==> design.v <==
module sig_altmult_add
(
	input signed [15:0] dataa, datab, datac, datad,
	input 		clock, aclr,
	output reg 	[32:0] result
);
	reg signed	[15:0] dataa_reg, datab_reg, datac_reg, datad_reg;
	reg signed	[31:0] mult0_result, mult1_result;
	always @ (posedge clock or posedge aclr) begin
    	if (aclr) begin
			dataa_reg <= {16{1'b0}};
			datab_reg <= {16{1'b0}};
			datac_reg <= {16{1'b0}};
			datad_reg <= {16{1'b0}};
			mult0_result <= {32{1'b0}};
			mult1_result <= {32{1'b0}};
			result <= {33{1'b0}};
		end
		else begin
			dataa_reg <= dataa;
			datab_reg <= datab;
			datac_reg <= datac;
			datad_reg <= datad;
			mult0_result <= dataa_reg * datab_reg;
			mult1_result <= datac_reg * datad_reg;
			result <= mult0_result + mult1_result;
		end
	end
endmodule
==> run.sh <==
#!/bin/bash
# the make line also repeats each setting of config.mk as NAME=value (left out here)
make -C /OpenROAD-flow-scripts/flow DESIGN_CONFIG=/design/flow/config.mk WORK_HOME=/design/flow/orfs CLKGATE_MAP_FILE= finish
==> config.mk <==
export PLATFORM = sky130hd
export DESIGN_NAME = sig_altmult_add
export DESIGN_NICKNAME = sig_altmult_add
export VERILOG_FILES = /design/flow/design.v
export SDC_FILE = /design/flow/constraint.sdc
export NUM_CORES = 4
export LEC_CHECK = 0
export CAP_MARGIN = 20
export CORE_MARGIN = 2
export CORE_UTILIZATION = 65
export CTS_CLUSTER_DIAMETER = 211
export CTS_CLUSTER_SIZE = 42
export SLEW_MARGIN = 20
==> constraint.sdc <==
create_clock -name core_clock -period 3.23 [get_ports {clock}]
set_input_delay 0.6460 -clock core_clock [delete_from_list [all_inputs] [get_ports {clock}]]
set_output_delay 0.6460 -clock core_clock [all_outputs]
set_load 0.01 [all_outputs]
==> run notes, run 1 <==
The run finished, with violations left. The layout checks failed on negative setup slack. Setup repair after global routing could not meet its margin everywhere. The count of synthesis-stage warnings from yosys was 1. The count of cells in the finished layout, fillers not included, comes to 3613.

Warnings raised by the tools during the run amount to 31. For the worst clock skew, the log shows 0.0115 ns. In this design, the stage delay of the slowest critical-path cell is 0.53 ns. The die extent in y was 202 µm; the clock period minus worst slack was 5.95 ns. Ranked by total cell area, the synthesized netlist is headed by sky130_fd_sc_hd__fa_1 (41%), sky130_fd_sc_hd__dfrtp_1 (16%), sky130_fd_sc_hd__ha_1 (9.6%). The maximum number of pins on one net before global-route repair was 48. Number of antenna violations at the first check in global routing: 0.

For the worst-case setup margin in the final layout, the log shows -2.72 ns. Among the non-sequential cells, adder cells take the most area. The most instantiated library cell after synthesis was sky130_fd_sc_hd__inv_1. Among cell families on the critical path, the largest total delay comes from adder cells. In this run the worst setup path terminates at mult0_result[28]$_DFF_PP0_.

Data on the critical path arrives at its endpoint at 6.31 ns. STA classifies the critical path endpoint as a flip-flop. Maximum fanout count along the critical path: 4. Area growth from synthesis to layout: 29.5%.

The final timing report counts setup violations totalling 55. The chip occupies 0.0409 mm². Before antenna repair, the detailed router went through 7 iterations.

Number of cells on the worst hold path: 1. According to the Yosys statistics, the synthesized design has a chip area of 0.0255 mm². Of the total synthesized cell area, the portion taken by full adders, half adders and majority gates is 50.8%.

Counting pins that exceed their max-slew limit in the final report gives 0. Buffers placed on the I/O ports in this run total 98. Startpoint class of the critical path: a flip-flop. Per the placement report, the placed cell count is 3499. For the worst reg-to-reg path, the startpoint reported by OpenROAD is datab_reg[6]$_DFF_PP0_.

The number of CTS-inserted buffers came out at 17. The run gives 0.50 ns as the insertion delay at the late pin of the worst-skew pair. The tools report the number of filler instances in the final layout as 2096. The synthesis stat section lists a flop and latch total of 161.

The x dimension of the die was 202 µm; the final routed wirelength across all metal layers was 67600 µm. Final hold analysis gives a worst-case slack of 0.485 ns. Based on the critical path, the design can be clocked at up to 168 MHz. According to the timing report, the data required time at the worst endpoint equals 3.59 ns. The number of antenna diodes in the final layout is 0.

The TritonCTS sink count was 161. Overall routing resource usage recorded by global route was 33.7%. For this design, the slowest cell found on the critical path is sky130_fd_sc_hd__fa_2. In the synthesized netlist, the number of instances is 2596.

Sequential cells were found to cover 15.8% of the synthesized design area. Among all flip-flop cells after synthesis, the most frequent one is sky130_fd_sc_hd__dfrtp_1. The tools report the maximum level of the CTS H-tree as 4. When the netlist entered floorplanning its net count stood at 3383. In this run, post-CTS hold repair placed 0 buffers. After Yosys synthesis, AND-OR and OR-AND compound gates account for 6.37% of the synthesized area. The tools report the launching element of the worst setup path as datab_reg[6]$_DFF_PP0_. The pre-CTS worst setup slack was -2.94 ns. Dividing the synthesized area by the synthesized cell count gives 9.83 µm². The destination of the worst hold path was result[0]$_DFF_PP0_. CTS placed an instance of sky130_fd_sc_hd__clkbuf_16 at the clock tree root.

The tools report the area of the mapped netlist as 0.0255 mm². The worst register-to-register path has a setup slack of -2.72 ns. The cell count in the Yosys report was 2596. The average routed wire per standard cell is 18.7 µm. After Yosys synthesis, and, or, nand and nor cells account for 13.6% of the synthesized area.

Path type of the worst min-delay path: reg2reg. sky130_fd_sc_hd__fa_1 takes more of the synthesized area than any other cell. With the area of the placeable core at 0.0387 mm², the pin slew with the least headroom to its limit is 0.655 ns. For the worst reg-to-reg path, the endpoint reported by OpenROAD is mult0_result[28]$_DFF_PP0_.

In this run the maximum-capacitance check reported violations numbering 0. The first global-routing pass estimated 107000 µm of wire. After clock tree synthesis, the clock-pin slew on the worst setup and hold paths is 0.07 ns.

In this run the deepest clock path goes through 2 buffers. The run gives 0 as the number of nets with antenna violations after detailed routing. Across the whole layout, storage elements account for 0.00408 mm².

The post-route utilization of the core is recorded as 85.3%. Critical path class: reg2reg. The routed layout reports a DRC error count of 0. TritonCTS built the clock tree. The run gives 71 for the count of distinct cell types in the synthesized netlist.

The area occupied by multi-input gates came out at 0.0206 mm². In the synthesized netlist, the cells that appear most often are sky130_fd_sc_hd__inv_1 (617), sky130_fd_sc_hd__fa_1 (525), sky130_fd_sc_hd__nand2_1 (275). With the via count of the first global-routing pass at 21902, the final cycle utilization of the critical path is 184%.

The combined buffer and inverter count along the critical path is 6. The signal on the critical path passes through buf_6, and2_4, fa_1, inv_2, fa_2, fa_2, inv_2, fa_2, fa_1, inv_1, fa_1, inv_2, ha_4, a2111o_1, or3_1, nand4_1, o21bai_2, a221oi_2, buf_4, o41ai_2, xor2_1. The number of hold-slack violations in the final timing report is 0, and the worst max-slew margin expressed relative to the limit is 55.2%. The detailed router finished its first iteration with 1213 violations.

The final route contains 19860 vias. STA shows the worst reg2reg path with a cell count of 21. The placer's final routability congestion estimate is 0.897, and the number of vias per cell after detailed routing is 5.50. The area share of the largest cell type after synthesis is 41.2%. The run gives 72 for the standard-cell row count. The wire-length estimate of the detail-placed layout is 49800 µm. The layout net count is 3869, and the effective utilization at floorplan is 65.9%. The aggregate global routing overflow is 0. Counting flops with a built-in enable in the synthesized netlist gives 0.

The startpoint of the worst hold path was mult0_result[0]$_DFF_PP0_. The count of pins on the block boundary came out at 99.

With the mux cell area share after synthesis at 0.196%, the number of gates on the worst path with buffers counted is 21. Counting flops with an async set or reset pin after synthesis yields a share of 100%. After Yosys synthesis, XOR and XNOR cells account for 3.05% of the synthesized area.
-- area by class of cell --
class | count | area share [%]
multi-input combinational | 1742 | 62.3
inverter | 617 | 7.02
clock buffer | 19 | 1.34
tap | 518 | 1.96
sequential | 161 | 12.4
timing repair buffer | 543 | 14.6
clock inverter | 13 | 0.428
-- through the flow --
| stage | area (µm²) | setup TNS [ns] |
|---|---|---|
| floorplan | 26400 | -89.33 |
| global placement | 30200 | -110.44 |
| detailed placement | 30200 | -113.62 |
| CTS | 32100 | -108.60 |
| global route | 33000 | -121.09 |
| finish | 33000 | -113.94 |
-- metal layers --
metal	routed length [µm]	GRT usage (%)	vias up
li1	-	-	8756
met1	26500	44.3	10229
met2	34900	57.0	720
met3	4330	6.21	155
met4	1900	11.5	0
met5	0	0	-
-- repair_timing --
action                     CTS  global route
setup endpoints to repair   55            57
pin swaps                   97           139
gates resized              216           204
buffers inserted            54            43
==> run 2, diff against run 1 <==
ABC_AREA = 1   (was not set)
CAP_MARGIN = 15   (was 20)
CORE_UTILIZATION = 72   (was 65)
CTS_CLUSTER_DIAMETER = 371   (was 211)
CTS_CLUSTER_SIZE = 98   (was 42)
GPL_ROUTABILITY_DRIVEN = 0   (was not set)
HOLD_SLACK_MARGIN = -0.07   (was not set)
PLACE_DENSITY = 0.39   (was not set)
SETUP_SLACK_MARGIN = 1.6   (was not set)
TNS_END_PERCENT = 10   (was not set)
clock period = 7.29 ns   (was 3.23 ns; I/O delays follow)
==> run 2 against run 1 <==
The run now finishes clean. Synthesized cell count grew 39%. Via count grew 13%. Clock-buffer cell count decreased by 2. Largest cell class unchanged. Highest routed layer unchanged.
==> run notes, run 2 <==
Area share of and/or/nand/nor cells after synthesis: 19.6% (+6.0 points). With the area of the mapped netlist at 0.0281 mm² (+10%), the TritonCTS sink count is 161 (unchanged). Count of pins on the block boundary: 99 (unchanged). For the met3 demand-to-capacity share in global routing, the log shows 7.06% (+0.85 points). For the worst reg-to-reg path, the startpoint reported by OpenROAD is datad_reg[12]$_DFF_PP0_. With the standard-cell row count at 72 (unchanged), the HPWL reported at the end of detailed placement is 54900 µm (+10%). The clock period minus worst slack was 5.59 ns (-0.358 ns).

The first-pass GRT wire length came out at 113000 µm (+5.5%). Launching element of the worst setup path: datad_reg[12]$_DFF_PP0_. The number of gates on the worst path with buffers counted works out to 18 (-14%).

The net count after synthesis came out at 4386 (+30%). The xor and xnor area share after synthesis is 1.68% (-1.4 points). For the number of antenna violations at the first check in global routing, the log shows 0 (unchanged). The worst setup path is captured at a flip-flop.

The startpoint class of the critical path was a flip-flop. The busiest metal layer after global routing was met2. The clock slew at the register clock pins of the worst setup and hold paths is 0.08 ns (about the same), and the maximum number of pins on one net before global-route repair is 162 (+240%). The tools report the endpoint of the worst register-to-register path as mult1_result[20]$_DFF_PP0_. The worst max-slew margin expressed relative to the limit is 40.1% (-15 points). For the iteration-0 DRC count of the detailed router, the log shows 1960 (+62%). The insertion delay at the late pin of the worst-skew pair is 0.51 ns (about the same). The run gives 0 (unchanged) for the reported max-cap violation count. The number of filler instances in the final layout is 2775 (+32%). The post-synthesis register bit count is 161 (unchanged). Number of vias per cell after detailed routing: 5.41 (-1.6%).

The count of distinct cell types in the synthesized netlist is 31 (-56%), and the total via count after detailed routing is 22488 (+13%). The maximum clock frequency is 179 MHz (+6.4%), and the fraction of registers with async set/reset is 100% (unchanged). For the effective utilization at floorplan, the log shows 72.8% (+6.9 points). With the delay contributed by the slowest stage of the critical path at 0.81 ns (+0.28 ns), the final routed wirelength across all metal layers is 66200 µm (-2.1%).

Area reported by Yosys stat: 0.0281 mm² (+10%). With the total iterations of the first detailed-routing run at 7 (unchanged), the reg2reg setup slack is 1.70 ns (+4.42 ns). The number of flops mapped to enable cells by yosys is 0 (unchanged).

Sorting the synthesis cell report by count puts at the top sky130_fd_sc_hd__inv_1. Ranked by total cell area, the synthesized netlist is headed by sky130_fd_sc_hd__fa_1 (37%), sky130_fd_sc_hd__dfrtp_1 (14%), sky130_fd_sc_hd__inv_1 (14%). The run gives 46.1% (-4.7 points) for the share of synthesized cell area in full adder, half adder and majority cells.

The run gives 0 (unchanged) as the aggregate global routing overflow. By count the netlist is led by sky130_fd_sc_hd__inv_1 (1070), sky130_fd_sc_hd__nand2_1 (1013), sky130_fd_sc_hd__fa_1 (525). The total die size is 0.0407 mm² (-0.47%). Critical-path cell with the highest stage delay: sky130_fd_sc_hd__dfrtp_1. The maximum fanout count along the critical path was 16 (+12).

The synthesized design spends more area on one cell type than any other, namely sky130_fd_sc_hd__fa_1. The critical path endpoint was mult1_result[20]$_DFF_PP0_. The met1 demand-to-capacity share in global routing was 49.8% (+5.6 points); the tool warning count was 32 (+3.2%). The arrival time of data at the critical path endpoint is 6.01 ns (-0.30 ns). The run gives 0 ns (+113.94 ns) for the total negative slack for setup checks. The critical path class is reg2reg.

The tools report the number of nets with antenna violations after detailed routing as 0 (unchanged). The buffer levels on the longest clock path is 2 (unchanged). The dominant kind of combinational cell was adder cells.

The data required time of the critical path came out at 7.71 ns (+4.12 ns). The global-route track usage on met2 was 54.6% (-2.3 points). Final cycle utilization of the critical path: 76.7% (-110 points).

The run gives 0.0386 mm² (-0.23%) as the area of the placeable core. Setup repair after global routing could not meet its margin everywhere. The run gives 1 (unchanged) for the number of cells on the worst hold path. The area share of the largest cell type after synthesis is 37.4% (-3.8 points), and the total of endpoints with negative setup slack in the final report is 0 (-100%).

Combined buffer and inverter count along the critical path: 4 (-2). Looking at the cell usage after synthesis, the top flip-flop cell is sky130_fd_sc_hd__dfrtp_1. The die extent in y is 202 µm (-0.23%), and the depth of the worst register-to-register path is 18 (-14%). For the worst clock skew, the log shows 0.0170 ns (+0.00544 ns).

With the x dimension of the die at 202 µm (-0.23%), the number of hold-slack violations in the final timing report is 0 (unchanged). Mux cell area share after synthesis: 0% (-0.20 points). The run gives 0 (unchanged) for the number of antenna cells inserted.

The flow ran to the end and the layout has no timing, DRC or antenna violations. Layout net count: 4414 (+14%). The count of synthesis-stage warnings from yosys was 1 (unchanged); the sequential area share after synthesis was 14.3% (-1.5 points).

The run gives 17 (unchanged) as the number of CTS-inserted buffers. The tools report the post-route DRC violation count as 0 (unchanged).

The run gives 7.83% for the area growth from synthesis to layout. Maximum level of the CTS H-tree: 4 (unchanged). Family with the most delay on the worst path: adder cells. The average routed wire per standard cell works out to 15.9 µm (-15%).

The per-instance average area after synthesis was 7.82 µm² (-20%). The run gives 0.898 ns (+0.243 ns) for the pin slew with the least headroom to its limit. The count of port buffers added during placement is 98 (unchanged). Listed in order, past its start point the critical path passes nand2_1, fa_1, inv_1, fa_1, fa_1, fa_1, fa_1, inv_1, fa_1, inv_1, ha_1, nand2_1, nor2_1, inv_1, nor2_1, nand4_1, nand3_1, xor2_1. Synthesized instance count: 3599 (+39%). Looking at hold timing, the worst path starts from mult1_result[0]$_DFF_PP0_.

The global-route usage over all layers was 35.1% (+1.4 points). The endpoint of the worst hold path is reported as result[0]$_DFF_PP0_. The tree is rooted in a sky130_fd_sc_hd__clkbuf_16. Path type of the worst min-delay path: reg2reg.

The quantity of hold-fixing buffers added after cts is 0 (unchanged), and the AND-OR/OR-AND share of the synthesized area is 2.39% (-4.0 points). With the cell count in the Yosys report at 3599 (+39%), the via count of the first global-routing pass is 23228 (+6.1%). The number of max-slew violations in the final report is 0 (unchanged).

TritonCTS built the clock tree. By instance count, the cell type seen most on the critical path is sky130_fd_sc_hd__fa_1.
run 2: repair_timing:
action | in CTS | in global routing
cloned | 0 | 0
pin swaps | 0 | 4
resized | 12 | 76
endpoints found under the setup margin | 21 | 38
buffers inserted | 0 | 19
run 2: layout make-up:
class / count / area [µm²] / share of cell area, %
clock buffer: 17 / 425 / 1.40
clock inverter: 15 / 190 / 0.627
inverter: 1081 / 4070 / 13.4
multi-input combinational: 2243 / 19700 / 64.9
sequential: 161 / 4120 / 13.6
tap: 518 / 648 / 2.14
timing repair buffer: 123 / 1190 / 3.93
run 2: through the flow:
stage	cell area [µm²]	util, %	instances	worst slack, ns	hold WS, ns
3_3_place_gp	29400	76.1	4107	1.48	0.453
6_report	30300	78.5	4158	1.70	0.480
2_1_floorplan	28100	-	3599	1.88	0.443
5_1_grt	30300	78.5	4158	1.50	0.506
3_5_place_dp	29400	76.1	4107	1.38	0.464
4_1_cts	30000	77.7	4139	1.58	0.481
run 2: per-layer routing:
layer | wire length, µm | share of wire (%)
met4 | 1900 | 2.9
met5 | 0 | 0
met2 | 30500 | 46
met1 | 27000 | 41
met3 | 6740 | 10
==> run 3, diff against run 2 <==
ABC_AREA = not set   (was 1)
CAP_MARGIN = 20   (was 15)
CELL_PAD_IN_SITES_GLOBAL_PLACEMENT = 2   (was not set)
CORE_ASPECT_RATIO = 1.35   (was not set)
CORE_MARGIN = 9   (was 2)
CORE_UTILIZATION = 40   (was 72)
CTS_CLUSTER_DIAMETER = not set   (was 371)
CTS_CLUSTER_SIZE = not set   (was 98)
GPL_ROUTABILITY_DRIVEN = not set   (was 0)
GPL_TIMING_DRIVEN = 0   (was not set)
HOLD_SLACK_MARGIN = not set   (was -0.07)
PLACE_DENSITY = not set   (was 0.39)
PLACE_DENSITY_LB_ADDON = 0.2   (was not set)
SETUP_SLACK_MARGIN = 3.05   (was 1.6)
SLEW_MARGIN = 10   (was 20)
TNS_END_PERCENT = not set   (was 10)
clock period = 11.5 ns   (was 7.29 ns; I/O delays follow)
==> run 3 against run 2 <==
Fmax down 24%. Critical endpoint is now mult1_result[31]$_DFF_PP0_. Sequential share of layout area up 0.71 points. Flip-flop count unchanged. Worst setup slack better by 2.4 ns. Still clean. Register-to-register slack better by 2.4 ns.
==> run notes, run 3 <==
The run gives 0 (unchanged) as the number of post-CTS setup repair buffers. The insertion delay at the late pin of the worst-skew pair came out at 0.50 ns (about the same). The endpoint identified for the worst register-to-register timing path is mult1_result[31]$_DFF_PP0_.

The tool warning count is 28 (-13%). The maximum clock frequency was 136 MHz (-24%). For the number of placed instances with taps included, the log shows 3512 (-14%).

The run gives 5 (-2) as the total iterations of the first detailed-routing run. The tools report the type of element capturing the critical path as a flip-flop. The run gives 99 (unchanged) for the count of pins on the block boundary.

The run gives 0 (unchanged) as the number of antenna cells inserted. The run gives 161 (unchanged) as the TritonCTS sink count. In the post-synthesis netlist, the biggest area contributors are sky130_fd_sc_hd__fa_1 (41%), sky130_fd_sc_hd__dfrtp_1 (16%), sky130_fd_sc_hd__ha_1 (9.6%). The post-cts sizing count is 0 (-12). The area share of the largest cell type after synthesis was 41.2% (+3.8 points); the number of CTS-inserted buffers was 17 (unchanged). TritonCTS built the clock tree.

The maximum number of pins on one net before global-route repair is 110 (-32%). Area of the mapped netlist: 0.0255 mm² (-9.3%). The final cycle utilization of the critical path came out at 64.0% (-13 points).

The pre-CTS worst setup slack is 4.09 ns (+2.71 ns). With the iteration-0 DRC count of the detailed router at 714 (-64%), the number of gates on the worst path with buffers counted is 21 (+3). Synthesized instance count: 2596 (-28%). The number of nets with antenna violations after detailed routing was 0 (unchanged); the post-synthesis register bit count was 161 (unchanged). The die extent in y works out to 312 µm (+54%). Startpoint of the worst hold path: mult1_result[0]$_DFF_PP0_. The run gives 5 (+1) for the combined buffer and inverter count along the critical path. Total negative slack for setup checks: 0 ns (unchanged). The launching element of the worst setup path is datac_reg[15]$_DFF_PP0_.

The largest individual stage delay along the critical path comes from the cell sky130_fd_sc_hd__fa_1. The startpoint class of the critical path was a flip-flop. Worst max-slew margin expressed relative to the limit: 47.7% (+7.6 points). The congestion estimate from routability-driven global placement came to 0.875. The final routed wirelength across all metal layers is 67900 µm (+2.7%). The count of synthesis-stage warnings from yosys was 1 (unchanged). The average routed wire per standard cell was 19.2 µm (+21%). The number of max-slew violations in the final report was 0 (unchanged). The post-route DRC violation count is 0 (unchanged), and the standard-cell row count is 107 (+49%). Yosys reports that the most numerous cell types are sky130_fd_sc_hd__inv_1 (617), sky130_fd_sc_hd__fa_1 (525), sky130_fd_sc_hd__nand2_1 (275).

The clock slew at the register clock pins of the worst setup and hold paths was 0.08 ns (about the same). For the sequential area share after synthesis, the log shows 15.8% (+1.5 points). The cell sequence reported for the critical path is clkbuf_1, nand2_1, inv_1, fa_1, fa_1, fa_1, fa_1, fa_1, inv_1, fa_1, inv_1, ha_1, clkbuf_1, o21a_1, o21ai_0, o221a_2, o221ai_1, a2111oi_2, o31ai_1, a21oi_1, xnor2_1. The global-route usage over all layers was 19.4% (-16 points); the number of flops mapped to enable cells by yosys was 0 (unchanged). By instance count, the cell type seen most on the critical path is sky130_fd_sc_hd__fa_1.

The run gives 40.4% (-32 points) for the effective utilization at floorplan. The run gives 0.0202 ns (+0.00324 ns) for the worst clock skew. The area occupied by multi-input gates is 0.0189 mm² (-4.1%). The most instantiated library cell after synthesis is sky130_fd_sc_hd__inv_1.

The pin slew with the least headroom to its limit was 0.784 ns (-0.115 ns). Among the non-sequential cells, adder cells take the most area. Area share of and/or/nand/nor cells after synthesis: 13.6% (-6.0 points).

For the count of distinct cell types in the synthesized netlist, the log shows 71 (+130%). Number of hold-slack violations in the final timing report: 0 (unchanged). Critical path class: reg2reg. For the via count of the first global-routing pass, the log shows 19891 (-14%).

Of all cell types, the one taking the most synthesized area is sky130_fd_sc_hd__fa_1. The number of filler instances in the final layout is 6159 (+120%). With the buffer levels on the longest clock path at 2 (unchanged), the total die size is 0.0733 mm² (+80%).

The total of endpoints with negative setup slack in the final report came out at 0 (unchanged). With the number of antenna violations at the first check in global routing at 0 (unchanged), the maximum level of the CTS H-tree is 4 (unchanged). The run gives 98 (unchanged) for the count of port buffers added during placement.

The critical path ends at mult1_result[31]$_DFF_PP0_. Family with the most delay on the worst path: adder cells. The most used flip-flop cell after synthesis is sky130_fd_sc_hd__dfrtp_1. The tree is rooted in a sky130_fd_sc_hd__clkbuf_16.

Total via count after detailed routing: 17401 (-23%). The run gives 111000 µm (-1.7%) as the first-pass GRT wire length. The xor and xnor area share after synthesis works out to 3.05% (+1.4 points).

The area of the placeable core is 0.0632 mm² (+64%). The mux cell area share after synthesis is 0.196% (+0.20 points). The AND-OR/OR-AND share of the synthesized area works out to 6.37% (+4.0 points).

For the quantity of hold-fixing buffers added after cts, the log shows 0 (unchanged). The tools report the arrival time of data at the critical path endpoint as 7.77 ns (+1.76 ns). The maximum fanout count along the critical path was 10 (-6); the number of cells on the worst hold path was 1 (unchanged). The HPWL reported at the end of detailed placement is 58800 µm (+7.2%). Fraction of registers with async set/reset: 100% (unchanged). For the sequential cell area, the log shows 0.00403 mm² (-2.3%).

The run gives 9.83 µm² (+26%) for the per-instance average area after synthesis. The number of vias per cell after detailed routing is 4.91 (-9.2%), and the reported max-cap violation count is 0 (unchanged). The cell count in the Yosys report was 2596 (-28%).

Hold analysis lists the worst path endpoint as result[0]$_DFF_PP0_. Setup repair after global routing left no endpoint under its margin. Area growth from synthesis to layout: 10.4%. Checking hold timing, the worst path is listed with class reg2reg. The run gives 3544 (-15%) for the final non-filler cell total. The hold slack is 0.508 ns (+0.0279 ns), and the x dimension of the die is 235 µm (+17%). The tools report the reg2reg setup slack as 4.14 ns (+2.44 ns).

The depth of the worst register-to-register path is 21 (+3). The data required time of the critical path came out at 11.91 ns (+4.20 ns). The area reported by Yosys stat came out at 0.0255 mm² (-9.3%). The flow ran to the end and the layout has no timing, DRC or antenna violations. The delay contributed by the slowest stage of the critical path was 0.89 ns (+0.08 ns); the share of synthesized cell area in full adder, half adder and majority cells was 50.8% (+4.7 points).

For the aggregate global routing overflow, the log shows 0 (unchanged). The layout net count was 3501 (-21%). The run gives 4.14 ns (+2.44 ns) for the worst-case setup margin in the final layout.

The net count after synthesis is 3383 (-23%). The run gives 7.36 ns (+1.77 ns) for the clock period minus worst slack. Per the timing report, the most critical flop-to-flop path originates at datac_reg[15]$_DFF_PP0_.
==> run 3: area by class of cell <==
cell class / instances / area share, %
clock buffer: 17 / 1.51
clock inverter: 15 / 0.666
sequential: 161 / 14.3
inverter: 617 / 8.25
timing repair buffer: 99 / 3.58
buffer: 76 / 1.05
multi-input combinational: 1742 / 67.0
tap: 817 / 3.63
==> run 3: layer usage <==
| metal | vias up | routed length, µm | track usage (%) | part of all wire, % |
|---|---|---|---|---|
| met1 | 9025 | 27100 | 22.1 | 40 |
| li1 | 8006 | - | - | - |
| met4 | 0 | 2340 | 7.57 | 3.4 |
| met2 | 259 | 37100 | 36.6 | 55 |
| met5 | - | 0 | 0 | 0 |
| met3 | 111 | 1380 | 2.10 | 2.0 |
==> run 3: per-stage QoR <==
stage,utilization (%),cell area [µm²]
after detailed placement,43.6,27600
after CTS,44.6,28200
final,44.6,28200
after global routing,44.6,28200
after floorplan,-,25500
after global placement,43.6,27500
==> run 4, diff against run 3 <==
CAP_MARGIN = 10   (was 20)
CELL_PAD_IN_SITES_DETAIL_PLACEMENT = 0   (was not set)
CELL_PAD_IN_SITES_GLOBAL_PLACEMENT = not set   (was 2)
CORE_ASPECT_RATIO = not set   (was 1.35)
CORE_MARGIN = 2   (was 9)
CORE_UTILIZATION = 72   (was 40)
CTS_CLUSTER_DIAMETER = 79   (was not set)
CTS_CLUSTER_SIZE = 35   (was not set)
GPL_ROUTABILITY_DRIVEN = 1   (was not set)
GPL_TIMING_DRIVEN = not set   (was 0)
MAX_ROUTING_LAYER = met5   (was not set)
MIN_ROUTING_LAYER = met1   (was not set)
PLACE_DENSITY_LB_ADDON = 0.29   (was 0.2)
SETUP_SLACK_MARGIN = -0.47   (was 3.05)
SLEW_MARGIN = 20   (was 10)
clock period = 4.91 ns   (was 11.5 ns; I/O delays follow)
==> run 4 against run 3 <==
The layout now fails its checks (negative setup slack). Critical path depth shrank 4. Clock skew rose by 0.0067 ns. Non-clock buffer count up 334. Register-to-register slack worse by 5.7 ns. Global-route usage is 24 points higher. Critical endpoint is now mult0_result[28]$_DFF_PP0_.
==> run notes, run 4 <==
The flow ran to the end, but the layout failed its checks. A clean result was blocked by negative setup slack. Maximum number of pins on one net before global-route repair: 103 (-6.4%).

The tools report the total via count after detailed routing as 22782 (+31%). For this design, the slowest cell found on the critical path is sky130_fd_sc_hd__fa_1. The run gives 2853 (+300%) as the iteration-0 DRC count of the detailed router.

CTS placed an instance of sky130_fd_sc_hd__clkbuf_16 at the clock tree root. Per-instance average area after synthesis: 9.83 µm² (unchanged). The area share of the largest cell type after synthesis is 41.2% (unchanged). The average routed wire per standard cell was 25.3 µm (+32%); the sequential area share after synthesis was 15.8% (unchanged). Number of hold-slack violations in the final timing report: 0 (unchanged).

In the hold report, the worst path ends at result[0]$_DFF_PP0_. The number of vias per cell after detailed routing came out at 6.48 (+32%). The tools report the number of CTS-inserted buffers as 17 (unchanged). The logs give 45 (+45) for the total of endpoints with negative setup slack in the final report and 0 (unchanged) for the reported max-cap violation count.

The buffer levels on the longest clock path came out at 2 (unchanged). The xor and xnor area share after synthesis is 3.05% (unchanged), and the final cycle utilization of the critical path is 131% (+67 points). The synthesized instance count is 2596 (unchanged), and the number of cells on the worst hold path is 1 (unchanged). The effective utilization at floorplan is 73.5% (+33 points). Per STA, the startpoint of the critical path is datab_reg[6]$_DFF_PP0_.

The critical path class is reg2reg. The post-synthesis register bit count was 161 (unchanged). The worst setup path is launched from a flip-flop. For the area of the placeable core, the log shows 0.0347 mm² (-45%). The run gives 68 (-36%) as the standard-cell row count.

The tools report the quantity of hold-fixing buffers added after cts as 0 (unchanged). With the count of synthesis-stage warnings from yosys at 1 (unchanged), the layout net count is 3835 (+9.5%). For this run the top cell type by instance count after synthesis was sky130_fd_sc_hd__inv_1.

The number of max-slew violations in the final report is 0 (unchanged). STA classifies the critical path endpoint as a flip-flop. The tools report the startpoint of the worst hold path as mult0_result[0]$_DFF_PP0_. The total negative slack for setup checks came out at -42.00 ns (-42.00 ns).

The worst register-to-register path ends at mult0_result[28]$_DFF_PP0_. With the HPWL reported at the end of detailed placement at 52300 µm (-11%), the aggregate global routing overflow is 0 (unchanged). Clock slew at the register clock pins of the worst setup and hold paths: 0.08 ns (about the same). The run gives 120000 µm (+8.1%) as the first-pass GRT wire length. For reference, the critical path cell chain is and2_1, fa_1, inv_2, fa_1, fa_2, fa_1, inv_2, fa_1, fa_2, ha_4, o21ai_2, a211oi_2, nand4_1, o21bai_2, a221oi_4, o41ai_2, xor2_1. The number of antenna violations at the first check in global routing is 1 (+1).

After synthesis, the most frequently instantiated cells are sky130_fd_sc_hd__inv_1 (617), sky130_fd_sc_hd__fa_1 (525), sky130_fd_sc_hd__nand2_1 (275). The maximum level of the CTS H-tree was 4 (unchanged).

Setup repair after global routing could not meet its margin everywhere. The run gives 0.67 ns (-0.22 ns) for the delay contributed by the slowest stage of the critical path. The logs give 0 (unchanged) for the post-route DRC violation count and 71 (unchanged) for the count of distinct cell types in the synthesized netlist.

The area growth from synthesis to layout is 26.0%. The worst max-slew margin expressed relative to the limit was 31.6% (-16 points). Number of gates on the worst path with buffers counted: 17 (-19%). The dominant cell type by area after synthesis was sky130_fd_sc_hd__fa_1.

The insertion delay is the late pin of the worst-skew pair at 0.51 ns (about the same). The AND-OR/OR-AND share of the synthesized area works out to 6.37% (unchanged). The x dimension of the die is 192 µm (-18%).

The critical path endpoint is mult0_result[28]$_DFF_PP0_. The data required time of the critical path is 5.30 ns (-6.61 ns). The synthesis report names the predominant flop master as sky130_fd_sc_hd__dfrtp_1. The depth of the worst register-to-register path is 17 (-19%).

The logs give 0.0255 mm² (unchanged) for the area of the mapped netlist and 0 (unchanged) for the number of nets with antenna violations after detailed routing. The run gives 3383 (unchanged) as the net count after synthesis. The worst clock skew is 0.0269 ns (+0.00669 ns), and the total iterations of the first detailed-routing run is 6 (+1). The finished layout cell area is 0.0322 mm² (+14%). The total die size is 0.0370 mm² (-50%). Share of synthesized cell area in full adder, half adder and majority cells: 50.8% (unchanged). The number of placed instances with taps included is 3405 (-3.0%).

The startpoint identified for the worst register-to-register timing path is datab_reg[6]$_DFF_PP0_. The via count of the first global-routing pass came out at 23990 (+21%). TritonCTS built the clock tree. The path class of the tightest hold or removal check is reg2reg. Clock period minus worst slack: 6.45 ns (-0.912 ns). The tools report the global-route usage over all layers as 43.0% (+24 points).

For the number of filler instances in the final layout, the log shows 1142 (-81%). The worst-case setup margin in the final layout is -1.54 ns (-5.68 ns), and the pin slew with the least headroom to its limit is 1.03 ns (+0.242 ns). The tools report the reg2reg setup slack as -1.54 ns (-5.68 ns). The mux cell area share after synthesis was 0.196% (unchanged); the total cell area at the placement stage was 0.0296 mm² (+7.4%).

The count of port buffers added during placement was 98 (unchanged). The maximum fanout count along the critical path is 8 (-2), and the final routed wirelength across all metal layers is 88900 µm (+31%). The dominant kind of combinational cell was adder cells. The arrival time of data at the critical path endpoint came out at 6.84 ns (-0.93 ns). The area reported by Yosys stat is 0.0255 mm² (unchanged).

Broken down by cell family, the worst path's largest delay share belongs to adder cells. The count of pins on the block boundary was 99 (unchanged). The combined buffer and inverter count along the critical path was 2 (-3). The TritonCTS sink count is 161 (unchanged). For the cell count in the Yosys report, the log shows 2596 (unchanged).

The die extent in y was 192 µm (-38%). The maximum clock frequency is 155 MHz (+14%), and the fraction of registers with async set/reset is 100% (unchanged). The tool warning count came out at 32 (+14%).

Number of flops mapped to enable cells by yosys: 0 (unchanged). For reference, the top cells by area after synthesis are sky130_fd_sc_hd__fa_1 (41%), sky130_fd_sc_hd__dfrtp_1 (16%), sky130_fd_sc_hd__ha_1 (9.6%). The run gives 0.937 (+7.1%) for the placer's final routability congestion estimate. The cell repeated most along the worst path was sky130_fd_sc_hd__fa_1. The final non-filler cell total is 3518 (-0.73%).

The area share of and/or/nand/nor cells after synthesis is 13.6% (unchanged).
==> run 4: through the flow <==
step	hold WS [ns]	setup slack [ns]	utilization, %
floorplan	0.443	-0.986	-
global placement	0.470	-1.06	85.3
detailed placement	0.471	-1.25	85.3
CTS	0.486	-1.01	90.1
global route	0.514	-1.69	92.6
finish	0.481	-1.54	92.6
==> run 4: repair_timing <==
item / in CTS / in global routing
buffers inserted: 64 / 39
setup endpoints to repair: 39 / 40
pin swaps: 125 / 112
resized: 200 / 148
==> run 4: cell type report <==
class | instances | area (µm²) | area share [%]
Clock buffer | 19 | 433 | 1.35
Multi-Input combinational cell | 1742 | 20100 | 62.7
Antenna cell | 2 | 5.00 | 0.0156
Tap cell | 455 | 569 | 1.77
Sequential cell | 161 | 4090 | 12.7
Inverter | 617 | 2320 | 7.22
Clock inverter | 13 | 151 | 0.471
Timing Repair Buffer | 509 | 4440 | 13.8
==> run 4: layer usage <==
metal	track usage [%]	share of wire [%]
met2	73.2	48
met4	24.3	10
met1	51.1	31
met5	0	0
met3	8.95	12
==> run 5, diff against run 4 <==
ABC_AREA = 1   (was not set)
CAP_MARGIN = 0   (was 10)
CELL_PAD_IN_SITES_DETAIL_PLACEMENT = not set   (was 0)
CTS_CLUSTER_DIAMETER = 206   (was 79)
CTS_CLUSTER_SIZE = 79   (was 35)
GPL_ROUTABILITY_DRIVEN = not set   (was 1)
MAX_ROUTING_LAYER = met4   (was met5)
MIN_ROUTING_LAYER = not set   (was met1)
PLACE_DENSITY_LB_ADDON = 0.01   (was 0.29)
SETUP_SLACK_MARGIN = 1.36   (was -0.47)
TNS_END_PERCENT = 40   (was not set)
clock period = 4.77 ns   (was 4.91 ns; I/O delays follow)
==> run 5 against run 4 <==
The flow now stops in 5_1_grt. Die area is 10% higher. Area after synthesis is 10% higher. Synthesized cell count is 39% higher.
==> run notes, run 5 <==
The run stopped with a tool error. Progress stopped at 5_1_grt. The tool reported: "[ERROR GRT-0116] Global routing finished with congestion. Check the congestion regions in the DRC Viewer".

Global routing consumed, over all layers together, 77.5% of the routing resources. Area of the mapped netlist: 0.0281 mm² (+10%). The run gives 2.39% (-4.0 points) for the AND-OR/OR-AND share of the synthesized area. The HPWL reported at the end of detailed placement was 72800 µm (+39%); the area of the placeable core was 0.0386 mm² (+11%). The tools report the cell at the root of the clock tree as sky130_fd_sc_hd__clkbuf_16. The most instantiated library cell after synthesis was sky130_fd_sc_hd__inv_1.

The cell count in the Yosys report is 3599 (+39%). The per-instance average area after synthesis came out at 7.82 µm² (-20%). The run gives 72.8% (-0.72 points) for the effective utilization at floorplan. The die extent in y is 202 µm (+4.9%). Sorting the synthesized cells by area gives the leading types as sky130_fd_sc_hd__fa_1 (37%), sky130_fd_sc_hd__dfrtp_1 (14%), sky130_fd_sc_hd__inv_1 (14%). The run gives 4386 (+30%) for the net count after synthesis. The run gives 99 (unchanged) as the count of pins on the block boundary. With the aggregate global routing overflow at 159, the synthesized instance count is 3599 (+39%). The area reported by Yosys stat came out at 0.0281 mm² (+10%).

With the share of synthesized cell area in full adder, half adder and majority cells at 46.1% (-4.7 points), the area share of and/or/nand/nor cells after synthesis is 19.6% (+6.0 points). The run gives 31 (-56%) as the count of distinct cell types in the synthesized netlist. The number of CTS-inserted buffers was 17 (unchanged); the post-synthesis register bit count was 161 (unchanged). The run gives 4385 (+29%) as the number of placed instances with taps included.

Dominant kind of combinational cell: adder cells. For the TritonCTS sink count, the log shows 161 (unchanged). The buffer levels on the longest clock path is 2 (unchanged). The fraction of registers with async set/reset was 100% (unchanged); the placer's final routability congestion estimate was 0.997 (+6.4%).

Yosys reports that the most numerous cell types are sky130_fd_sc_hd__inv_1 (1070), sky130_fd_sc_hd__nand2_1 (1013), sky130_fd_sc_hd__fa_1 (525). The logs give 72 (+5.9%) for the standard-cell row count and 4 (unchanged) for the maximum level of the CTS H-tree. The run gives 98 (unchanged) for the count of port buffers added during placement. The total die size came out at 0.0407 mm² (+10%). The sequential area share after synthesis is 14.3% (-1.5 points). In the synthesized netlist the dominant register cell turns out to be sky130_fd_sc_hd__dfrtp_1.

The area share of the largest cell type after synthesis works out to 37.4% (-3.8 points). The run gives 1.68% (-1.4 points) for the xor and xnor area share after synthesis. sky130_fd_sc_hd__fa_1 takes more of the synthesized area than any other cell. The run gives 0 (unchanged) for the number of flops mapped to enable cells by yosys. The x dimension of the die was 202 µm (+4.9%); the mux cell area share after synthesis was 0% (-0.20 points). The run gives 1 (unchanged) as the count of synthesis-stage warnings from yosys.
run 5: layer usage:
| layer | GRT overflow | track usage (%) |
|---|---|---|
| met1 | 4 | 76.4 |
| met2 | 85 | 94.0 |
| met3 | 0 | 57.8 |
| met4 | 70 | 77.0 |
| met5 | - | - |
run 5: what timing repair did:
| action | 4_1_cts |
|---|---|
| endpoints found under the setup margin | 54 |
| gates cloned | 2 |
| resized | 373 |
| endpoints found under the hold margin | 0 |
| setup buffers | 69 |
| pin swaps | 173 |
| hold buffers | 0 |
run 5: metrics by stage:
step                hold WS [ns]  setup slack, ns  utilization (%)  instance area, µm²
CTS                        0.497           -0.751             90.6               35000
detailed placement         0.464           -0.934             84.0               32500
global placement           0.461           -0.658             83.9               32400
floorplan                  0.443           -0.304                -               29000
==> run 6, diff against run 5 <==
CAP_MARGIN = 20   (was 0)
CORE_ASPECT_RATIO = 0.5   (was not set)
CORE_UTILIZATION = 68   (was 72)
CTS_CLUSTER_DIAMETER = 301   (was 206)
CTS_CLUSTER_SIZE = 99   (was 79)
MAX_ROUTING_LAYER = not set   (was met4)
PLACE_DENSITY = 0.35   (was not set)
PLACE_DENSITY_LB_ADDON = not set   (was 0.01)
SETUP_SLACK_MARGIN = 0.5   (was 1.36)
TNS_END_PERCENT = 5   (was 40)
clock period = 4.01 ns   (was 4.77 ns; I/O delays follow)
==> run 6 against run 5 <==
Die area is 6.0% higher. Now fails the layout checks on negative setup slack. Synthesized cell count stayed put. Area after synthesis stayed put.
==> run notes, run 6 <==
The tools report the insertion delay at the late pin of the worst-skew pair as 0.47 ns. The reported max-cap violation count came out at 0. The run gives 46.1% (unchanged) for the share of synthesized cell area in full adder, half adder and majority cells. The endpoint of the worst register-to-register path is mult0_result[29]$_DFF_PP0_.

STA classifies the critical path endpoint as a flip-flop. Final non-filler cell total: 4470. The count of port buffers added during placement works out to 98 (unchanged). Number of max-slew violations in the final report: 0. Dominant kind of combinational cell: adder cells. The clock slew at the register clock pins of the worst setup and hold paths was 0.08 ns. For the count of distinct cell types in the synthesized netlist, the log shows 31 (unchanged). Counting buffers and inverters, the worst setup path is 19 cells deep. Note that the worst hold path type here is reg2reg.

On the worst path, the slowest cell contributes a delay of 0.74 ns. The run gives 0.0431 mm² (+6.0%) as the total die size. Beginning of the worst register-to-register path: dataa_reg[15]$_DFF_PP0_. Per the synthesis report, the dominant area consumer among library cells is sky130_fd_sc_hd__fa_1.

The run gives 66 as the maximum number of pins on one net before global-route repair. The flow ran to the end, but the layout failed its checks. The die extent in y came out at 148 µm (-27%).

The pin slew with the least headroom to its limit was 0.572 ns; the maximum clock frequency was 187 MHz. For the net count after synthesis, the log shows 4386 (unchanged). Post-synth the commonest register cell is sky130_fd_sc_hd__dfrtp_1.

TritonCTS built the clock tree. The logs give 77700 µm for the final routed wirelength across all metal layers and 0.0166 ns for the worst clock skew. Once detail routing completed, the nets flagged for antenna violations numbered 0. Walking the worst path, the cells encountered are buf_12, nand2_1, fa_1, inv_1, fa_2, buf_6, fa_1, fa_1, fa_1, fa_1, ha_4, nand2_1, buf_4, nor2_2, nand2_1, inv_1, nand3_1, nand4_1, nand2_1.

The layout checks failed on negative setup slack. For reference, the top cells by area after synthesis are sky130_fd_sc_hd__fa_1 (37%), sky130_fd_sc_hd__dfrtp_1 (14%), sky130_fd_sc_hd__inv_1 (14%). The tools report the number of hold-slack violations in the final timing report as 0.

The area share of the largest cell type after synthesis works out to 37.4% (unchanged). The most common cell in the synthesized netlist is sky130_fd_sc_hd__inv_1. For the global-route usage over all layers, the log shows 37.6%.

In this design, the largest share of critical-path delay is due to adder cells. The synthesized instance count is 3599 (unchanged), and the standard-cell row count is 52 (-28%). The logs give 4 (unchanged) for the maximum level of the CTS H-tree and 69.3% (-3.5 points) for the effective utilization at floorplan. Cell repeated most along the worst path: sky130_fd_sc_hd__fa_1.

The x dimension of the die came out at 292 µm (+45%). The number of cells on the worst hold path is 1.

The critical path class is reg2reg. The first global-routing pass estimated 127000 µm of wire. The maximum fanout count along the critical path was 11. The data required time of the critical path was 4.36 ns.

The launching element of the worst setup path is dataa_reg[15]$_DFF_PP0_. The worst setup path is launched from a flip-flop. OpenROAD reports that the post-layout worst path occupies 133% of the period.

The total of endpoints with negative setup slack in the final report is 50. The quantity of hold-fixing buffers added after cts was 0 (unchanged). The iteration-0 DRC count of the detailed router was 1937; the TritonCTS sink count was 161 (unchanged).

The tools report the area of the mapped netlist as 0.0281 mm² (unchanged). The average routed wire per standard cell is 17.4 µm. The run gives 2 (unchanged) for the buffer levels on the longest clock path. Across all checked pins, the minimum headroom to the slew limit is 61.8%. The tools report the placer's final routability congestion estimate as 0.945 (-5.2%).

The clock period minus worst slack is 5.35 ns. The flow measured a signed area growth from synthesis to layout of 21.5%. The count of synthesis-stage warnings from yosys came out at 1 (unchanged). The cell count in the Yosys report is 3599 (unchanged). The via count of the first global-routing pass was 25881.

For this design, the slowest cell found on the critical path is sky130_fd_sc_hd__fa_2. For this run, the script counts the antenna cells in the layout as 0. On the critical path the data arrives at 5.70 ns.

The worst-case setup margin in the final layout was -1.34 ns; the reg2reg setup slack was -1.34 ns. The per-instance average area after synthesis came out at 7.82 µm² (unchanged).

Post-synthesis register bit count: 161 (unchanged). Post-route DRC violation count: 0. The number of flops mapped to enable cells by yosys is 0 (unchanged), and the tool warning count is 32. The destination of the worst hold path was result[0]$_DFF_PP0_. The number of CTS-inserted buffers is 17 (unchanged). Critical path endpoint: mult0_result[29]$_DFF_PP0_.

With the area reported by Yosys stat at 0.0281 mm² (unchanged), the HPWL reported at the end of detailed placement is 63400 µm (-13%). The number of vias per cell after detailed routing came out at 5.34. With the area share of and/or/nand/nor cells after synthesis at 19.6% (unchanged), the aggregate global routing overflow is 0.

The report puts the cell count of the worst reg-to-reg path at 19. The combined buffer and inverter count along the critical path is 5, and the pre-CTS worst setup slack is -1.40 ns (-0.471 ns). Hold timing on the final database bottoms out at a slack of 0.511 ns. The mux cell area share after synthesis is 0% (unchanged). Setup repair after global routing could not meet its margin everywhere. After synthesis, the most frequently instantiated cells are sky130_fd_sc_hd__inv_1 (1070), sky130_fd_sc_hd__nand2_1 (1013), sky130_fd_sc_hd__fa_1 (525).

Area of the placeable core: 0.0406 mm² (+5.1%). The finished design was reported to have a net count of 4704. Looking at hold timing, the worst path starts from mult1_result[0]$_DFF_PP0_. The run gives 100% (unchanged) for the fraction of registers with async set/reset. For the sequential area share after synthesis, the log shows 14.3% (unchanged). The xor and xnor area share after synthesis is 1.68% (unchanged).

Total via count after detailed routing: 23867. The iteration count recorded for the first detailed-route pass is 6. The count of pins on the block boundary is 99 (unchanged). The run gives 4432 (+1.1%) as the number of placed instances with taps included. The cell sitting at the root of the clock tree is a sky130_fd_sc_hd__clkbuf_16.

The AND-OR/OR-AND share of the synthesized area works out to 2.39% (unchanged). The tools report the utilization after layout as 84.2%.

The number of antenna violations at the first check in global routing came out at 0.
run 6: timing repair:
item / 4_1_cts / 5_1_grt
endpoints found under the setup margin: 54 / 54
resized: 120 / 59
setup buffers: 2 / 4
pin swaps: 30 / 33
run 6: area by class of cell:
cell class / instances / area (µm²)
inverters: 1081 / 4060
repair buffers: 413 / 3890
well taps: 540 / 676
flip-flops and latches: 161 / 4060
clock buffers: 18 / 439
clock inverters: 14 / 164
fillers: 2281 / 6420
multi-input cells: 2243 / 20900
run 6: per-layer routing:
| metal | vias to the layer above | GRT usage [%] | routed length [µm] |
|---|---|---|---|
| met5 | - | 0 | 0 |
| li1 | 10830 | - | - |
| met3 | 281 | 6.18 | 5440 |
| met4 | 0 | 14.0 | 3300 |
| met1 | 11666 | 46.4 | 29900 |
| met2 | 1090 | 67.2 | 39100 |
run 6: stage by stage:
stage / instance area (µm²) / TNS (ns)
3_3_place_gp: 32800 / -55.24
5_1_grt: 34200 / -63.85
6_report: 34200 / -54.52
4_1_cts: 33900 / -53.14
2_1_floorplan: 29000 / -38.91
3_5_place_dp: 32800 / -57.67
==> run 7, diff against run 6 <==
ABC_AREA = not set   (was 1)
CAP_MARGIN = 10   (was 20)
CELL_PAD_IN_SITES_DETAIL_PLACEMENT = 0   (was not set)
CORE_ASPECT_RATIO = not set   (was 0.5)
CORE_UTILIZATION = 71   (was 68)
CTS_CLUSTER_DIAMETER = 79   (was 301)
CTS_CLUSTER_SIZE = 35   (was 99)
GPL_ROUTABILITY_DRIVEN = 1   (was not set)
MAX_ROUTING_LAYER = met5   (was not set)
MIN_ROUTING_LAYER = met1   (was not set)
PLACE_DENSITY = 0.68   (was 0.35)
SETUP_SLACK_MARGIN = 1.58   (was 0.5)
TNS_END_PERCENT = not set   (was 5)
clock period = 5.39 ns   (was 4.01 ns; I/O delays follow)
==> run 7 against run 6 <==
Still fails the layout checks on negative setup slack. Die area decreased by 13%. Via count decreased by 11%. Worst setup slack improved by 0.52 ns. Sequential share of layout area increased by 0.75 points. Non-clock buffer count increased by 89. Routed wire length increased by 0.70%. Critical path type unchanged. Highest routed layer unchanged.
==> run notes, run 7 <==
The flow ran to the end, but the layout failed its checks. The reasons given for failing layout checks are negative setup slack. The area share of the largest cell type after synthesis came out at 41.2% (+3.8 points).

Area of the mapped netlist: 0.0255 mm² (-9.3%). The run gives 0.930 (-1.6%) as the placer's final routability congestion estimate. The run gives 0 (unchanged) as the quantity of hold-fixing buffers added after cts.

The finished layout cell area came out at 0.0324 mm² (-5.2%). Predominant post-synthesis flop cell: sky130_fd_sc_hd__dfrtp_1. The number of gates on the worst path with buffers counted works out to 22 (+3). The run gives 161 (unchanged) for the TritonCTS sink count. The depth of the worst register-to-register path works out to 22 (+3).

The run gives 161 (unchanged) for the post-synthesis register bit count. The run gives 0 (unchanged) for the number of nets with antenna violations after detailed routing. TritonCTS built the clock tree. Most instantiated library cell after synthesis: sky130_fd_sc_hd__inv_1.

With the pin slew with the least headroom to its limit at 0.689 ns (+0.118 ns), the cell count in the Yosys report is 2596 (-28%). For the synthesized instance count, the log shows 2596 (-28%).

For the reported max-cap violation count, the log shows 0 (unchanged). Die extent in y: 194 µm (+31%). The data required time of the critical path was 5.79 ns (+1.43 ns). The AND-OR/OR-AND share of the synthesized area was 6.37% (+4.0 points). The logs give 2163 (+12%) for the iteration-0 DRC count of the detailed router and -16.95 ns (+37.57 ns) for the total negative slack for setup checks. The number of hold-slack violations in the final timing report was 0 (unchanged); the global-route usage over all layers was 38.9% (+1.3 points). For the net count after synthesis, the log shows 3383 (-23%). The capture point of the worst register-to-register path is recorded as mult1_result[31]$_DFF_PP0_.

With the maximum level of the CTS H-tree at 4 (unchanged), the final routed wirelength across all metal layers is 78200 µm (+0.70%). The tools report the insertion delay at the late pin of the worst-skew pair as 0.48 ns (about the same). The total die size is 0.0375 mm² (-13%), and the first-pass GRT wire length is 114000 µm (-10%). The number of CTS-inserted buffers is 17 (unchanged).

With the number of flops mapped to enable cells by yosys at 0 (unchanged), the HPWL reported at the end of detailed placement is 50800 µm (-20%). The total cell area at the placement stage is 0.0296 mm² (-9.8%). The area share of and/or/nand/nor cells after synthesis was 13.6% (-6.0 points). The family with the most delay on the worst path was adder cells. With the sequential area share after synthesis at 15.8% (+1.5 points), the number of max-slew violations in the final report is 0 (unchanged).

Fraction of registers with async set/reset: 100% (unchanged). With the maximum fanout count along the critical path at 4 (-7), the worst clock skew is 0.0145 ns (-0.00202 ns). The worst setup path is captured at a flip-flop. Relative to the synthesized area, the layout overhead comes to 26.9%.

The run gives 6.21 ns (+0.860 ns) for the clock period minus worst slack. The count of port buffers added during placement works out to 98 (unchanged).

The layout net count was 3828 (-19%); the area of the placeable core was 0.0355 mm² (-13%). The min-delay analysis places its worst path in the category reg2reg.

The run gives 0.08 ns (about the same) for the clock slew at the register clock pins of the worst setup and hold paths. In the hold report, the worst path ends at result[0]$_DFF_PP0_. STA classifies the critical path startpoint as a flip-flop. The number of antenna cells inserted is 0 (unchanged). The delay contributed by the slowest stage of the critical path works out to 0.60 ns (-0.14 ns). The number of vias per cell after detailed routing works out to 6.05 (+13%). The run gives 3.05% (+1.4 points) for the xor and xnor area share after synthesis. In the synthesized netlist, the dominant kind of combinational cell is adder cells. Average routed wire per standard cell: 22.3 µm (+28%). Buffer levels on the longest clock path: 2 (unchanged). The number of antenna violations at the first check in global routing was 0 (unchanged); the count of synthesis-stage warnings from yosys was 1 (unchanged). For the effective utilization at floorplan, the log shows 71.9% (+2.6 points). The largest total area in the synthesized netlist belongs to sky130_fd_sc_hd__fa_1. The count of pins on the block boundary came out at 99 (unchanged). Launching element of the worst setup path: datac_reg[6]$_DFF_PP0_.

The final cycle utilization of the critical path was 115% (-18 points); the reg2reg setup slack was -0.82 ns (+0.52 ns). The cell sequence reported for the critical path is buf_4, and2_1, fa_1, inv_1, fa_2, fa_2, fa_2, inv_1, fa_1, inv_1, fa_1, inv_1, ha_4, a21oi_4, o21ai_4, a2111oi_4, buf_4, o221ai_4, a2111oi_4, o31ai_2, a21oi_2, xnor2_1. Looking at hold timing, the worst path starts from mult0_result[0]$_DFF_PP0_.

The run gives 0.196% (+0.20 points) for the mux cell area share after synthesis. The total via count after detailed routing was 21258 (-11%). Number of cells on the worst hold path: 1 (unchanged). The worst max-slew margin expressed relative to the limit was 52.9% (-8.9 points). The run gives 107 (+62%) as the maximum number of pins on one net before global-route repair. The critical path class was reg2reg. The post-route DRC violation count came out at 0 (unchanged). Sorting the synthesized cells by area gives the leading types as sky130_fd_sc_hd__fa_1 (41%), sky130_fd_sc_hd__dfrtp_1 (16%), sky130_fd_sc_hd__ha_1 (9.6%). The run gives 69 (+33%) as the standard-cell row count. The per-instance average area after synthesis came out at 9.83 µm² (+26%). Aggregate global routing overflow: 0 (unchanged).

The run gives 6.61 ns (+0.91 ns) for the arrival time of data at the critical path endpoint. The timing report shows that the slowest cell on the worst path is sky130_fd_sc_hd__fa_2. The total iterations of the first detailed-routing run was 6 (unchanged).

The startpoint identified for the worst register-to-register timing path is datac_reg[6]$_DFF_PP0_. The commonest cells after synthesis are sky130_fd_sc_hd__inv_1 (617), sky130_fd_sc_hd__fa_1 (525), sky130_fd_sc_hd__nand2_1 (275). Setup repair after global routing could not meet its margin everywhere.

The x dimension of the die works out to 194 µm (-34%). Cell at the root of the clock tree: sky130_fd_sc_hd__clkbuf_16. The run gives 0.0255 mm² (-9.3%) as the area reported by Yosys stat. The run gives 71 (+130%) as the count of distinct cell types in the synthesized netlist. The critical path endpoint was mult1_result[31]$_DFF_PP0_.

The combined buffer and inverter count along the critical path is 6 (+1). The maximum clock frequency is 161 MHz (-14%). Tool warning count: 33 (+3.1%). The via count of the first global-routing pass is 22913 (-11%). The worst-case setup margin in the final layout is -0.821 ns (+0.520 ns).

The total of endpoints with negative setup slack in the final report came out at 36 (-28%). The share of synthesized cell area in full adder, half adder and majority cells was 50.8% (+4.7 points). The cell repeated most along the worst path was sky130_fd_sc_hd__inv_1.
==> run 7: layout make-up <==
class                      count  area [µm²]
timing repair buffer         502        4490
tap                          461         577
sequential                   161        4090
fill                        1377        3100
multi-input combinational   1742       20300
inverter                     617        2320
clock buffer                  19         433
clock inverter                13         126
==> run 7: routing by layer <==
layer	GRT usage (%)	routed length, µm	part of all wire, %	up-vias
li1	-	-	-	8657
met1	48.9	26900	34	10723
met2	66.9	39400	50	1398
met3	6.49	6990	8.9	480
met4	17.2	4910	6.3	0
met5	0	0	0	-
==> run 7: repair_timing <==
item / in CTS / in global routing
cloned: 1 / 1
setup buffers: 57 / 42
hold endpoints to repair: 0 / 0
setup endpoints to repair: 50 / 51
resized: 221 / 158
pin swaps: 88 / 122
==> run 7: stage by stage <==
step / utilization, % / std cells / worst slack [ns] / hold WS [ns]
floorplan: - / 2596 / -0.506 / 0.443
global placement: 83.5 / 3382 / -0.608 / 0.474
detailed placement: 83.5 / 3382 / -0.863 / 0.484
CTS: 88.5 / 3472 / -0.601 / 0.493
global route: 91.3 / 3515 / -0.991 / 0.512
finish: 91.3 / 3515 / -0.821 / 0.492
==> run 8, diff against run 7 <==
CORE_UTILIZATION = 72   (was 71)
CTS_CLUSTER_DIAMETER = 312   (was 79)
PLACE_DENSITY = 0.35   (was 0.68)
SETUP_SLACK_MARGIN = 0.72   (was 1.58)
clock period = 6.34 ns   (was 5.39 ns; I/O delays follow)
==> run 8 against run 7 <==
Now clean on timing, DRC and antenna. Clock-buffer cell count rose by 1. Critical endpoint is now mult1_result[25]$_DFF_PP0_. Flip-flop count did not move. Sequential share of layout area rose by 1.0 points. Critical path depth fell by 1. Routed wire length fell by 21%.
==> run notes, run 8 <==
For the worst reg-to-reg path, the startpoint reported by OpenROAD is datac_reg[8]$_DFF_PP0_. The number of max-slew violations in the final report came out at 0 (unchanged). The tools report the global-route usage over all layers as 35.3% (-3.5 points).

Worst max-slew margin expressed relative to the limit: 55.5% (+2.6 points). For the reg2reg setup slack, the log shows 0.26 ns (+1.08 ns). For reference, the most critical setup path is categorized as reg2reg. The worst setup path is launched from a flip-flop.

The tools report the standard-cell row count as 68 (-1.4%). The tools report the arrival time of data at the critical path endpoint as 6.46 ns (-0.15 ns). For the data required time of the critical path, the log shows 6.72 ns (+0.93 ns). The tools report the maximum number of pins on one net before global-route repair as 64 (-40%). With the die extent in y at 192 µm (-0.68%), the area of the placeable core is 0.0347 mm² (-2.2%). Effective utilization at floorplan: 73.5% (+1.6 points).

The dominant kind of combinational cell was adder cells. The maximum clock frequency is 164 MHz (+2.1%), and the maximum level of the CTS H-tree is 4 (unchanged). The count of distinct cell types in the synthesized netlist was 71 (unchanged); the number of filler instances in the final layout was 1814 (+32%). The tools report the TritonCTS sink count as 161 (unchanged).

The destination of the worst hold path is result[0]$_DFF_PP0_. With the aggregate global routing overflow at 0 (unchanged), the worst clock skew is 0.0173 ns (+0.00277 ns). The run gives 0 (unchanged) for the quantity of hold-fixing buffers added after cts. The number of vias per cell after detailed routing was 5.73 (-5.2%); the count of pins on the block boundary was 99 (unchanged). The run gives 6 (unchanged) as the total iterations of the first detailed-routing run.

Traced cell by cell, the critical path runs through and2_4, fa_1, inv_1, fa_1, fa_1, inv_1, fa_1, fa_1, inv_1, fa_1, inv_1, ha_4, a21oi_4, o21ai_2, a2111oi_4, buf_4, nor2_2, o41ai_4, o2111ai_1, a21oi_1, xnor2_1. The number of antenna cells inserted is 0 (unchanged), and the maximum fanout count along the critical path is 8 (+4). The AND-OR/OR-AND share of the synthesized area came out at 6.37% (unchanged). With the HPWL reported at the end of detailed placement at 45400 µm (-11%), the final cycle utilization of the critical path is 95.9% (-19 points).

STA classifies the critical path endpoint as a flip-flop. With the cell count in the Yosys report at 2596 (unchanged), the number of CTS-inserted buffers is 17 (unchanged). TritonCTS built the clock tree. The hold slack is 0.486 ns (-0.00579 ns). The clock slew at the register clock pins of the worst setup and hold paths was 0.07 ns (about the same); the count of synthesis-stage warnings from yosys was 1 (unchanged). The tool warning count was 31 (-6.1%); the sequential area share after synthesis was 15.8% (unchanged). The most common cell in the synthesized netlist is sky130_fd_sc_hd__inv_1. First-pass GRT wire length: 100000 µm (-12%). The run gives 0 (-100%) as the total of endpoints with negative setup slack in the final report. The run gives 0 (unchanged) for the number of flops mapped to enable cells by yosys.

The area share of and/or/nand/nor cells after synthesis was 13.6% (unchanged). The count of port buffers added during placement was 98 (unchanged). For the insertion delay at the late pin of the worst-skew pair, the log shows 0.48 ns (about the same).

For the via count of the first global-routing pass, the log shows 20754 (-9.4%). The run gives 0.668 ns (-0.0211 ns) for the pin slew with the least headroom to its limit. The tools report the cell at the root of the clock tree as sky130_fd_sc_hd__clkbuf_16.

The post-route DRC violation count is 0 (unchanged), and the total via count after detailed routing is 18869 (-11%). For the area of the mapped netlist, the log shows 0.0255 mm² (unchanged). The tools report the number of hold-slack violations in the final timing report as 0 (unchanged).

The kind of cell with the highest combined delay along the critical path is adder cells. For reference, the critical path is captured by mult1_result[25]$_DFF_PP0_. The main area contributors are sky130_fd_sc_hd__fa_1 (41%), sky130_fd_sc_hd__dfrtp_1 (16%), sky130_fd_sc_hd__ha_1 (9.6%). The dominant cell type by area after synthesis was sky130_fd_sc_hd__fa_1. The total die size came out at 0.0370 mm² (-1.4%). The x dimension of the die works out to 192 µm (-0.68%). The run gives 2596 (unchanged) for the synthesized instance count. Setup repair after global routing could not meet its margin everywhere.

The combined buffer and inverter count along the critical path is 5 (-1). The worst hold path belongs to the class reg2reg. Average routed wire per standard cell: 18.7 µm (-16%).

The per-instance average area after synthesis is 9.83 µm² (unchanged). The buffer levels on the longest clock path was 2 (unchanged). Among the stages of the critical path, the cell type that occurs most often is sky130_fd_sc_hd__fa_1. The run gives 21 (-4.5%) for the number of gates on the worst path with buffers counted.

The synthesis report names the predominant flop master as sky130_fd_sc_hd__dfrtp_1. Delay contributed by the slowest stage of the critical path: 0.55 ns (-0.05 ns). The launching element of the worst setup path was datac_reg[8]$_DFF_PP0_. With the number of antenna violations at the first check in global routing at 2 (+2), the post-synthesis register bit count is 161 (unchanged). The total cell area at the placement stage was 0.0274 mm² (-7.5%). With the net count after synthesis at 3383 (unchanged), the share of synthesized cell area in full adder, half adder and majority cells is 50.8% (unchanged). The mux cell area share after synthesis works out to 0.196% (unchanged).

Reported max-cap violation count: 0 (unchanged). In the synthesized netlist, the cells that appear most often are sky130_fd_sc_hd__inv_1 (617), sky130_fd_sc_hd__fa_1 (525), sky130_fd_sc_hd__nand2_1 (275). The run gives 41.2% (unchanged) for the area share of the largest cell type after synthesis. The depth of the worst register-to-register path is 21 (-4.5%). The run gives 100% (unchanged) for the fraction of registers with async set/reset. For the final routed wirelength across all metal layers, the log shows 61600 µm (-21%). The tools report the placer's final routability congestion estimate as 0.919 (-1.2%). The run gives 0 (unchanged) for the number of nets with antenna violations after detailed routing.

The run gives 86.3% (-5.0 points) for the utilization after layout. Between the synthesized netlist and the finished layout, the area growth was recorded as 17.3%. The flow ran to the end and the layout has no timing, DRC or antenna violations.

The tools report the layout net count as 3610 (-5.7%). The finished layout cell area is 0.0299 mm² (-7.5%). The endpoint of the worst register-to-register path is mult1_result[25]$_DFF_PP0_. The clock period minus worst slack is 6.08 ns (-0.130 ns).

The number of cells on the worst hold path works out to 1 (unchanged). Among all stages on the critical path, the largest delay is contributed by sky130_fd_sc_hd__fa_1. The tools report the startpoint of the worst hold path as mult0_result[0]$_DFF_PP0_. For the iteration-0 DRC count of the detailed router, the log shows 1403 (-35%).

The xor and xnor area share after synthesis is 3.05% (unchanged). The tools report the area reported by Yosys stat as 0.0255 mm² (unchanged).
-- run 8: what timing repair did --
item,4_1_cts,5_1_grt
resized,148,138
pin swaps,70,107
buffers inserted,79,43
endpoints found under the setup margin,29,32
-- run 8: through the flow --
step	TNS [ns]	cells	worst slack (ns)
finish	0	3291	0.260
global route	0	3291	0.101
CTS	0	3248	0.431
detailed placement	-0.0179	3137	-0.0179
global placement	0	3137	0.135
floorplan	0	2596	0.443
-- run 8: layout make-up --
cell class	instances	area [µm²]	share of cell area, %
clock inverter	12	194	0.648
multi-input combinational	1742	19800	66.0
sequential	161	4100	13.7
timing repair buffer	284	2550	8.51
tap	455	569	1.90
clock buffer	20	447	1.49
inverter	617	2330	7.77
-- run 8: routing by layer --
metal	part of all wire, %	GRT usage [%]	vias up
met5	0.0065	0	-
met4	3.3	13.1	2
met3	7.6	6.35	195
met2	51	59.8	825
met1	38	46.0	9621
li1	-	-	8226
